run 1:
Design fp32mult, start of the top module:
module fp32mult (
    input  wire [31:0] x1,
    input  wire [31:0] x2,
    input  wire        en,
    input  wire        rst,
    input  wire        clk,
    output wire [31:0] y,
    output wire        ready
);
export LEC_CHECK = 0
export ABC_AREA = 1
export CAP_MARGIN = 35
export CORE_MARGIN = 2
export CORE_UTILIZATION = 72
export CTS_CLUSTER_DIAMETER = 340
export CTS_CLUSTER_SIZE = 77
export GPL_ROUTABILITY_DRIVEN = 1
export HOLD_SLACK_MARGIN = 0.29
export MAX_ROUTING_LAYER = met5
export MIN_ROUTING_LAYER = met1
export PLACE_DENSITY = 0.64
export SETUP_SLACK_MARGIN = -0.66
export SLEW_MARGIN = 20
export TNS_END_PERCENT = 95
create_clock -name core_clock -period 9.49 [get_ports {clk}]
run.sh (not shown) runs the stock make flow with config.mk's settings and CLKGATE_MAP_FILE=.
## Diff of input files: run 2 against run 1
- CORE_UTILIZATION now 71, was 72
- CTS_CLUSTER_DIAMETER now 30, was 340
- PLACE_DENSITY no longer set, was 0.64
- PLACE_DENSITY_LB_ADDON now 0.02, previously not set
- SETUP_SLACK_MARGIN now 2.11, was -0.66
- CTS_CLUSTER_SIZE now 80, was 77
- ABC_AREA no longer set, was 1
- MAX_ROUTING_LAYER no longer set, was met5
- HOLD_SLACK_MARGIN no longer set, was 0.29
- the clock period (ns, I/O delays scaled along) now 7.19, was 9.49
[summary]
Run 1 has higher total number of cells along the worst setup path than run 2.
Between run 1 and run 2, the clock-cell share of area does not differ in any meaningful way.
Delta (run 2 minus run 1): routed wire length saw an increase, footprint of the multi-input gates has increased, area growth from synthesis to layout higher, final-layout worst hold slack climbed 0.019 ns.
From the logs: run 2 reached the end of the flow and failed the layout checks with setup timing.
What run 3 does differently from run 2 at the input level:
- SETUP_SLACK_MARGIN: 2.11 -> -0.43
- PLACE_DENSITY_LB_ADDON: 0.02 -> unset
- CORE_UTILIZATION: 71 -> 72
- CTS_CLUSTER_DIAMETER: 30 -> unset
- CTS_CLUSTER_SIZE: 80 -> unset
- PLACE_DENSITY: unset -> 0.59
- the clock period (ns, I/O delays scaled along): 7.19 -> 5.74
Findings:
Run 3 finished all stages; however, its layout fails the closing checks, the failures being setup timing. Of the two values seen for uppermost layer routed, met4 was produced by run 2 and met5 by run 3. Chip height was higher in the run labelled run 2. Run 2 → run 3: post-layout instance area saw an increase, setup TNS saw a decrease, final net count saw an increase.

== run A ==
fp32mult again, from the RTL that the note above started with.
clock: 12.4 ns
lec_check: 0
cap_margin: 35
core_margin: 2
core_utilization: 37
cts_cluster_diameter: 153
cts_cluster_size: 100
gpl_routability_driven: 1
hold_slack_margin: 0.3
min_routing_layer: met1
slew_margin: 20
tns_end_percent: 10
> inputs changed (run A -> run B)
==> flow/config.mk <==
export PLATFORM = sky130hd
export DESIGN_NAME = fp32mult
export DESIGN_NICKNAME = fp32mult
export VERILOG_FILES = /design/flow/design.v
export SDC_FILE = /design/flow/constraint.sdc
export NUM_CORES = 4
export LEC_CHECK = 0
export CAP_MARGIN = 20
export CORE_MARGIN = 2
export CORE_UTILIZATION = 40
export SLEW_MARGIN = 20
==> flow/constraint.sdc <==
create_clock -name core_clock -period 8.69 [get_ports {clk}]
set_input_delay 1.7380 -clock core_clock [delete_from_list [all_inputs] [get_ports {clk}]]
set_output_delay 1.7380 -clock core_clock [all_outputs]
set_load 0.01 [all_outputs]
==> results <==
- Sort run B and run A by critical path required time, descending, and run A comes first.
- Per the comparison of run B with run A, number of standard cells in the final layout excluding fillers dropped 0.37%, critical path data arrival time dropped 0.66 ns, worst hold slack dropped 0.0069 ns, final worst clock skew climbed 0.0030 ns.
Modified inputs, run C compared to run B
-- flow/config.mk --
<<< run B, line 9
export CORE_MARGIN = 2
export CORE_UTILIZATION = 40
export SLEW_MARGIN = 20
>>> run C, line 9
export CORE_MARGIN = 2
export CORE_UTILIZATION = 63
export CTS_CLUSTER_DIAMETER = 200
export CTS_CLUSTER_SIZE = 100
export SLEW_MARGIN = 20
==> flow/constraint.sdc <==
create_clock -name core_clock -period 10.0 [get_ports {clk}]
set_input_delay 2.0000 -clock core_clock [delete_from_list [all_inputs] [get_ports {clk}]]
set_output_delay 2.0000 -clock core_clock [all_outputs]
set_load 0.01 [all_outputs]
==> comparison <==
Relative to run B, run C improves final standard cell area without fillers.
Diff run B -> run C: cell depth of the worst hold path climbed 1, routed wire length fell by 5500 um.
Changes in run D relative to run C:
-- flow/config.mk --
<<< run C, line 7
export LEC_CHECK = 0
export CAP_MARGIN = 20
export CORE_MARGIN = 2
export CORE_UTILIZATION = 63
export CTS_CLUSTER_DIAMETER = 200
export CTS_CLUSTER_SIZE = 100
export SLEW_MARGIN = 20
>>> run D, line 7
export LEC_CHECK = 0
export ABC_AREA = 0
export CAP_MARGIN = 20
export CELL_PAD_IN_SITES_GLOBAL_PLACEMENT = 1
export CORE_MARGIN = 10
export CORE_UTILIZATION = 48
export SLEW_MARGIN = 25
Results
- Run C → run D: antenna diode count went down by 1; sequential share of layout area was more or less identical; chip area went up by about 50%; post-route worst hold slack was more or less identical; area fraction in full adders, half adders and majority gates was more or less identical.
- Run C -> run D: instance count on the critical path delta 0, exact match
- Comparing run C and run D, final wirelength is lower on run C.
- ~same count of sequential standard cells in run C and run D
Setup changes, run D to run E
-- flow/config.mk --
<<< run D, line 10
export CELL_PAD_IN_SITES_GLOBAL_PLACEMENT = 1
export CORE_MARGIN = 10
export CORE_UTILIZATION = 48
export SLEW_MARGIN = 25
>>> run E, line 10
export CELL_PAD_IN_SITES_GLOBAL_PLACEMENT = 1
export CORE_ASPECT_RATIO = 1.48
export CORE_MARGIN = 10
export CORE_UTILIZATION = 38
export CTS_CLUSTER_SIZE = 45
export GPL_TIMING_DRIVEN = 0
export SLEW_MARGIN = 25
export TNS_END_PERCENT = 10
--- outcome ---
Master of the slowest instance on the critical path: dfrtp_1 -> run D, clkbuf_1 -> run E
Min detailed-routed wire length on met3 across run E and run D: run D
Diff run D -> run E | total of plain and repair buffers excluding clock buffers | increase of 84
diff inputs: run E => run F
==> flow/config.mk <==
export PLATFORM = sky130hd
export DESIGN_NAME = fp32mult
export DESIGN_NICKNAME = fp32mult
export VERILOG_FILES = /design/flow/design.v
export SDC_FILE = /design/flow/constraint.sdc
export NUM_CORES = 4
export LEC_CHECK = 0
export CAP_MARGIN = 20
export CORE_MARGIN = 2
export CORE_UTILIZATION = 55
export CTS_CLUSTER_DIAMETER = 200
export CTS_CLUSTER_SIZE = 100
export PLACE_DENSITY = 0.86
export SLEW_MARGIN = 20
export TNS_END_PERCENT = 25
## What came out
- Going from run E to run F, combined flip-flop and latch cell area grew slightly.
- As of run F, site row count had fallen by more than a quarter compared to run E.
- When run F is set beside run E, its non-clock buffer count turns out to be about 47% smaller.
- Every run (run F and run E) finished clean.
- Capturing element of the worst setup path = reg_out.q[21]$_DFFE_PP0P_: run F; capturing element of the worst setup path = reg_out.q[20]$_DFFE_PP0P_: run E
- Compared to run E, run F was floorplanned on a smaller die.
- Maximum cell stage delay along the critical path | run F above run E
- In terms of post-synthesis net count, run E and run F differ only marginally.
